==> inputs of run G <==
Design measure_sys, start of the top module:
module measure_sys(
	input            sys_clk,
	input            sys_rst_n,
	input      [7:0] askdemod_data,    
	input      [9:0] fsk_demod,        
	input      [7:0] pskdemod_data,    
	output     [7:0] demod_data,
	output     [7:0] uart_mod_type,
	output    [15:0] uart_demod_fre,
	output     [7:0] uart_mod_depth,
	output reg [7:0] uart_delta_freq
);
Settings: LEC_CHECK=0, CAP_MARGIN=0, CELL_PAD_IN_SITES_GLOBAL_PLACEMENT=0, CORE_ASPECT_RATIO=0.98, CORE_MARGIN=2, CORE_UTILIZATION=66, GPL_ROUTABILITY_DRIVEN=0, MAX_ROUTING_LAYER=met4, MIN_ROUTING_LAYER=met1, SETUP_SLACK_MARGIN=5.0, SLEW_MARGIN=20; clock period 52.7 ns.
run.sh (not shown) runs the stock make flow with config.mk's settings and CLKGATE_MAP_FILE=.
==> run E: changes against run G <==
CORE_UTILIZATION = 64   (was 66)
GPL_ROUTABILITY_DRIVEN = 1   (was 0)
PLACE_DENSITY_LB_ADDON = 0.22   (was unset)
==> flow/constraint.sdc (replaced) <==
create_clock -name core_clock -period 77.3 [get_ports {sys_clk}]
set_input_delay 15.4600 -clock core_clock [delete_from_list [all_inputs] [get_ports {sys_clk}]]
set_output_delay 15.4600 -clock core_clock [all_outputs]
set_load 0.01 [all_outputs]
==> run D: changes against run G <==
ABC_AREA = 1   (was unset)
CAP_MARGIN = 30   (was 0)
CORE_UTILIZATION = 72   (was 66)
CTS_CLUSTER_DIAMETER = 346   (was unset)
PLACE_DENSITY_LB_ADDON = 0.04   (was unset)
TNS_END_PERCENT = 5   (was unset)
==> flow/constraint.sdc (replaced) <==
create_clock -name core_clock -period 41.4 [get_ports {sys_clk}]
set_input_delay 8.2800 -clock core_clock [delete_from_list [all_inputs] [get_ports {sys_clk}]]
set_output_delay 8.2800 -clock core_clock [all_outputs]
set_load 0.01 [all_outputs]
==> results <==
item	run E	run G	run D
Total net switching power	0.173 mW	0.238 mW	0.377 mW
Global-route wire length before repair	410000 µm	430000 µm	449000 µm
Number of inserted diodes	5	4	20
Post-layout nets	13200	14200	16200
Worst slew margin	16.5%	17.5%	21.5%
Die y size	378 µm	373 µm	359 µm
Combinational gate count	9910	9915	10600
Internal portion of total power	0.511 mW	0.716 mW	0.991 mW
Iteration tally of the first detailed-router pass	7	6	13
Start of the worst register-to-register path	measure_psk.frequency_counter_inst.N2[3]$_DFFE_PN0P_	measure_fsk.frequency_counter_inst.N2[2]$_DFFE_PN0P_	measure_ask.frequency_counter_inst.N2[2]$_DFFE_PN0P_
Synth unique cells	136	136	86
Dpl ws	18.25 ns	-0.0752 ns	-2.05 ns
Num tapcells	1876	1849	1716
Total standard cell area after synthesis	91500 µm²	91500 µm²	92800 µm²
Number of non-clock buffers in the layout	168	1124	1050
Seq group	0.286 mW	0.419 mW	0.539 mW
Non-clock buffer area fraction after layout	1.50%	8.21%	7.69%
Post-synthesis sequential area ratio	14.8%	14.8%	14.5%
Result of the run	complete, no violations	complete, no violations	finished with violations
Violated checks	-	-	setup timing
Detail Route met3 WL	13800 µm	18200 µm	33900 µm
Adders+Majority by Area	25.4%	25.4%	25.0%

* * *

==> run a: inputs <==
measure_sys again, from the RTL that the note above started with.
Settings: LEC_CHECK=0, CAP_MARGIN=15, CELL_PAD_IN_SITES_DETAIL_PLACEMENT=1, CORE_MARGIN=9, CORE_UTILIZATION=41, CTS_CLUSTER_DIAMETER=373, MAX_ROUTING_LAYER=met4, PLACE_DENSITY=0.92, SETUP_SLACK_MARGIN=-2.0, SLEW_MARGIN=20; clock period 78.7 ns.
==> run b: changes against run a <==
ABC_AREA = 1   (was not set)
CAP_MARGIN = 20   (was 15)
CELL_PAD_IN_SITES_DETAIL_PLACEMENT = not set   (was 1)
CORE_MARGIN = 2   (was 9)
CORE_UTILIZATION = 70   (was 41)
CTS_CLUSTER_DIAMETER = 216   (was 373)
CTS_CLUSTER_SIZE = 91   (was not set)
MAX_ROUTING_LAYER = not set   (was met4)
PLACE_DENSITY = not set   (was 0.92)
SETUP_SLACK_MARGIN = 5.0   (was -2.0)
TNS_END_PERCENT = 5   (was not set)
==> flow/constraint.sdc (replaced) <==
create_clock -name core_clock -period 36.2 [get_ports {sys_clk}]
set_input_delay 7.2400 -clock core_clock [delete_from_list [all_inputs] [get_ports {sys_clk}]]
set_output_delay 7.2400 -clock core_clock [all_outputs]
set_load 0.01 [all_outputs]
==> run c: changes against run a <==
ABC_AREA = 1   (was not set)
CAP_MARGIN = 20   (was 15)
CELL_PAD_IN_SITES_DETAIL_PLACEMENT = not set   (was 1)
CORE_MARGIN = 2   (was 9)
CORE_UTILIZATION = 70   (was 41)
CTS_CLUSTER_DIAMETER = 216   (was 373)
MAX_ROUTING_LAYER = not set   (was met4)
PLACE_DENSITY = not set   (was 0.92)
SETUP_SLACK_MARGIN = 5.0   (was -2.0)
==> flow/constraint.sdc (replaced) <==
create_clock -name core_clock -period 48.9 [get_ports {sys_clk}]
set_input_delay 9.7800 -clock core_clock [delete_from_list [all_inputs] [get_ports {sys_clk}]]
set_output_delay 9.7800 -clock core_clock [all_outputs]
set_load 0.01 [all_outputs]
==> results <==
Mux contribution to synthesized area: run b 0.156%; run c 0.156%; run a 3.37%
Share of the synthesized area in the top cell type: run b 19.8%; run c 19.8%; run a 20.1%
Yosys top cell by instances: run b nand2_1; run c nand2_1; run a ha_1
Synthesized area divided by synthesized cell count: run b 6.85 um2; run c 6.85 um2; run a 7.90 um2
Initial core utilization: run b 70.5%; run c 70.5%; run a 41.4%
Row cnt: run b 133; run c 133; run a 172
Final HPWL DP: run b 260 mm; run c 197 mm; run a 311 mm
Area of the core: run b 0.132 mm2; run c 0.132 mm2; run a 0.221 mm2
Post-Synth XOR/XNOR Area: run b 8.23%; run c 8.23%; run a 5.54%
Die Height: run b 368 um; run c 368 um; run a 490 um
Post-CTS setup repair buffer count: run b 345; run c 98; run a 0
Synthesized-area fraction occupied by ao, oa, aoi and oai cells: run b 17.0%; run c 17.0%; run a 25.7%
Simple-Gate Area Share: run b 25.0%; run c 25.0%; run a 20.4%
Number of different library cells in the post-synthesis netlist: run b 86; run c 86; run a 136
Total CTS buffers: run b 13; run c 68; run a 68
Status: run b stopped before the end; run c no timing/DRC/antenna violations; run a stopped before the end
Last stage reached: run b global routing (5_1_grt); run c -; run a global routing (5_1_grt)
Die Width: run b 368 um; run c 368 um; run a 490 um
Total of cells resized after clock tree synthesis: run b 448; run c 227; run a 0
Combined area of all synthesized cells: run b 0.0928 mm2; run c 0.0928 mm2; run a 0.0915 mm2
Area of the die: run b 0.136 mm2; run c 0.136 mm2; run a 0.240 mm2
Post-synthesis cell count from yosys: run b 13600; run c 13600; run a 11600

* * *

==> exp/violet <==
measure_sys again, from the RTL that the note above started with.
clock: 69.8 ns
lec_check: 0
abc_area: 1
cap_margin: 40
core_aspect_ratio: 0.5
core_margin: 2
core_utilization: 72
cts_cluster_diameter: 227
place_density: 0.65
slew_margin: 20
==> inputs of exp/juniper, as changes to exp/violet <==
Settings changed: ABC_AREA 1 to unset, CAP_MARGIN 40 to 20, CORE_ASPECT_RATIO 0.5 to unset, CORE_UTILIZATION 72 to 40, CTS_CLUSTER_DIAMETER 227 to unset, PLACE_DENSITY 0.65 to unset, SETUP_SLACK_MARGIN set to -2.0.
==> flow/constraint.sdc (replaced) <==
create_clock -name core_clock -period 62.4 [get_ports {sys_clk}]
set_input_delay 12.4800 -clock core_clock [delete_from_list [all_inputs] [get_ports {sys_clk}]]
set_output_delay 12.4800 -clock core_clock [all_outputs]
set_load 0.01 [all_outputs]
==> inputs of exp/zinc, as changes to exp/violet <==
Settings changed: CAP_MARGIN 40 to 20, CORE_ASPECT_RATIO 0.5 to unset, CTS_CLUSTER_DIAMETER 227 to 377, PLACE_DENSITY 0.65 to 0.37.
==> flow/constraint.sdc (replaced) <==
create_clock -name core_clock -period 28.4 [get_ports {sys_clk}]
set_input_delay 5.6800 -clock core_clock [delete_from_list [all_inputs] [get_ports {sys_clk}]]
set_output_delay 5.6800 -clock core_clock [all_outputs]
set_load 0.01 [all_outputs]
==> inputs of exp/garnet, as changes to exp/violet <==
Settings changed: ABC_AREA 1 to unset, CAP_MARGIN 40 to 5, CELL_PAD_IN_SITES_DETAIL_PLACEMENT set to 1, CORE_ASPECT_RATIO 0.5 to unset, CORE_UTILIZATION 72 to 40, CTS_CLUSTER_DIAMETER 227 to unset, CTS_CLUSTER_SIZE set to 75, GPL_ROUTABILITY_DRIVEN set to 0, MAX_ROUTING_LAYER set to met4, PLACE_DENSITY 0.65 to unset.
==> flow/constraint.sdc (replaced) <==
create_clock -name core_clock -period 100.0 [get_ports {sys_clk}]
set_input_delay 20.0000 -clock core_clock [delete_from_list [all_inputs] [get_ports {sys_clk}]]
set_output_delay 20.0000 -clock core_clock [all_outputs]
set_load 0.01 [all_outputs]
==> comparison <==
exp/violet completed with no timing, DRC or antenna violations. exp/garnet went through all stages and came out clean. exp/juniper produced a clean layout. exp/zinc never finished: it broke off in 4_1_cts (DPL-0038). Final area: exp/violet < exp/garnet < exp/juniper. Of exp/juniper and exp/garnet, exp/garnet has the higher wire length (gap about 11%, measured against exp/garnet). Of exp/garnet and exp/juniper, exp/garnet has the higher clock skew (gap 4.4 ps). The lowest setup slack belongs to exp/juniper, the highest to exp/garnet. Power, highest first: exp/juniper, exp/violet, exp/garnet. Against exp/garnet, the clock-buffer cell count of exp/juniper is lower by 10.
==> figures <==
| item | exp/garnet | exp/juniper | exp/violet | exp/zinc |
|---|---|---|---|---|
| Result of the run | no timing/DRC/antenna violations | no timing/DRC/antenna violations | no timing/DRC/antenna violations | stopped before the end |
| Stage where the flow stopped | - | - | - | 4_1_cts |
| Final antenna diode count | 1 | 1 | 3 | - |
| Tally of OpenROAD warnings | 123 | 126 | 126 | - |
| Worst clock skew on the final layout | 36.9 ps | 32.5 ps | 70.2 ps | - |
| Max-slew headroom | 0.189 | 0.283 | 0.354 | - |
| Fraction of area in clock buffers and inverters | 0.0261 | 0.0283 | 0.0215 | - |
| Post-synthesis cell type count | 136 | 136 | 86 | 86 |
| Avg Inst Size Synth | 7.90 µm² | 7.90 µm² | 6.85 µm² | 6.85 µm² |
| Setup slack of the worst register-to-register path | 38040 ps | 2710 ps | 18710 ps | - |
| Standard-cell rows | 175 | 175 | 93 | 131 |
| Leakage | 44.7 nW | 44.9 nW | 55.2 nW | - |
| Total area of sequential cells | 0.0135 mm² | 0.0135 mm² | 0.0135 mm² | - |
| Final Setup Violations | 0 | 0 | 0 | - |
| Num tapcells | 3009 | 3009 | 1710 | - |
Power and IR drop assume default switching activity.
